==> flow/design.v (excerpt) <==
module div_avalon
	#(
		parameter W     = 32,
				  CBIT  = 6		 
	 )
	(
		input wire clk, reset,
		input wire [2:0] div_address,
		input wire div_chipselect,
		input wire div_write,
		input wire [W-1:0] div_writedata,
		output wire [W-1:0] div_readdata,
		output wire div_irq,
		output wire div_rdy
	);
export LEC_CHECK = 0
export CAP_MARGIN = 25
export CELL_PAD_IN_SITES_DETAIL_PLACEMENT = 2
export CELL_PAD_IN_SITES_GLOBAL_PLACEMENT = 3
export CORE_MARGIN = 2
export CORE_UTILIZATION = 40
export CTS_CLUSTER_DIAMETER = 364
export CTS_CLUSTER_SIZE = 12
export GPL_ROUTABILITY_DRIVEN = 0
export GPL_TIMING_DRIVEN = 0
export MAX_ROUTING_LAYER = met5
export PLACE_DENSITY_LB_ADDON = 0.1
export SLEW_MARGIN = 25
export TNS_END_PERCENT = 55
create_clock -name core_clock -period 5.5 [get_ports {clk}]
run.sh (not shown) runs the stock make flow with config.mk's settings and CLKGATE_MAP_FILE=.
Rerun with:
==> flow/config.mk (replaced) <==
export PLATFORM = sky130hd
export DESIGN_NAME = div_avalon
export DESIGN_NICKNAME = div_avalon
export VERILOG_FILES = /design/flow/design.v
export SDC_FILE = /design/flow/constraint.sdc
export NUM_CORES = 4
export LEC_CHECK = 0
export ABC_AREA = 1
export CAP_MARGIN = 20
export CORE_MARGIN = 2
export CORE_UTILIZATION = 62
export SLEW_MARGIN = 20
==> flow/constraint.sdc (replaced) <==
create_clock -name core_clock -period 2.51 [get_ports {clk}]
set_input_delay 0.5020 -clock core_clock [delete_from_list [all_inputs] [get_ports {clk}]]
set_output_delay 0.5020 -clock core_clock [all_outputs]
set_load 0.01 [all_outputs]
The new run completed with no timing, DRC or antenna violations. Core utilization climbs by 29 points. Worst setup slack loses 0.51 ns. Count of clock-buffer cells in the layout decreases by 1. Die area goes down by 28%. Global-route usage went up by 9.4 points. Sequential share of layout area drops by 4.4 points. Via count rose by 35%. Routed wire length climbs by 0.50%. Area after synthesis went up by 10%. Clock skew stays flat.
Rerun with:
--- a/flow/config.mk
+++ b/flow/config.mk
@@ -9,0 +10 @@
+export CORE_ASPECT_RATIO = 0.5
@@ -11 +12,4 @@
-export CORE_UTILIZATION = 62
+export CORE_UTILIZATION = 72
+export CTS_CLUSTER_DIAMETER = 225
+export CTS_CLUSTER_SIZE = 100
+export SETUP_SLACK_MARGIN = 0.56
Effect: With this change the flow ended with an error in global routing (5_1_grt). Die area went down by 13%. Synthesized area is unchanged. Synthesized cell count stays the same.
Rerun with:
--- a/flow/config.mk
+++ b/flow/config.mk
@@ -8 +7,0 @@
-export ABC_AREA = 1
@@ -12,2 +11,2 @@
-export CORE_UTILIZATION = 72
-export CTS_CLUSTER_DIAMETER = 225
+export CORE_UTILIZATION = 40
+export CTS_CLUSTER_DIAMETER = 208
@@ -15 +13,0 @@
-export SETUP_SLACK_MARGIN = 0.56
==> flow/constraint.sdc (replaced) <==
create_clock -name core_clock -period 5.0 [get_ports {clk}]
set_input_delay 1.0000 -clock core_clock [delete_from_list [all_inputs] [get_ports {clk}]]
set_output_delay 1.0000 -clock core_clock [all_outputs]
set_load 0.01 [all_outputs]
After rerunning:
- This time the run ran to the end with no violations
- die size climbs by 61%
- synthesized area fell by 9.4%
- synthesized cell count fell by 39%


== lane 1 ==
Starting RTL as in the previous note.
==> flow/config.mk <==
export PLATFORM = sky130hd
export DESIGN_NAME = div_avalon
export DESIGN_NICKNAME = div_avalon
export VERILOG_FILES = /design/flow/design.v
export SDC_FILE = /design/flow/constraint.sdc
export NUM_CORES = 4
export LEC_CHECK = 0
export CAP_MARGIN = 20
export CORE_MARGIN = 2
export CORE_UTILIZATION = 55
export CTS_CLUSTER_DIAMETER = 42
export SETUP_SLACK_MARGIN = 0.69
export SLEW_MARGIN = 20
export TNS_END_PERCENT = 5
==> flow/constraint.sdc <==
create_clock -name core_clock -period 2.65 [get_ports {clk}]
set_input_delay 0.5300 -clock core_clock [delete_from_list [all_inputs] [get_ports {clk}]]
set_output_delay 0.5300 -clock core_clock [all_outputs]
set_load 0.01 [all_outputs]
The flow for lane 1 finished, though final verification flagged setup timing.
Here is what was changed in the inputs of lane 2 compared with lane 1.
- CTS_CLUSTER_DIAMETER removed (was 42)
- CORE_UTILIZATION changed from 55 to 45
- TNS_END_PERCENT removed (was 5)
[summary]
Finished, but not clean: lane 2, with setup timing.
Delta(chip area, lane 2 - lane 1) > 0
| total power | lane 1 vs lane 2 | ≈ equal |
Worst setup margin is higher on lane 1
Lane 2 vs lane 1: combinational cell fraction of total power up
The number of iterations in the first detailed-routing pass of lane 2 falls short of that of lane 1 by 2.
[lane 2] post-synthesis to final-layout area growth rose 7.9 points relative to lane 1
Between lane 1 and lane 2, quantity of gates resized following cts is higher for lane 2, lane 1 comes in under that.
Count of clock buffers in the final design was lower in lane 1 than in lane 2.
Re shortest period the worst path allows: lane 2 is 0.067 ns up on lane 1.
No activity file was given, so power comes from the tool's default toggle rates.
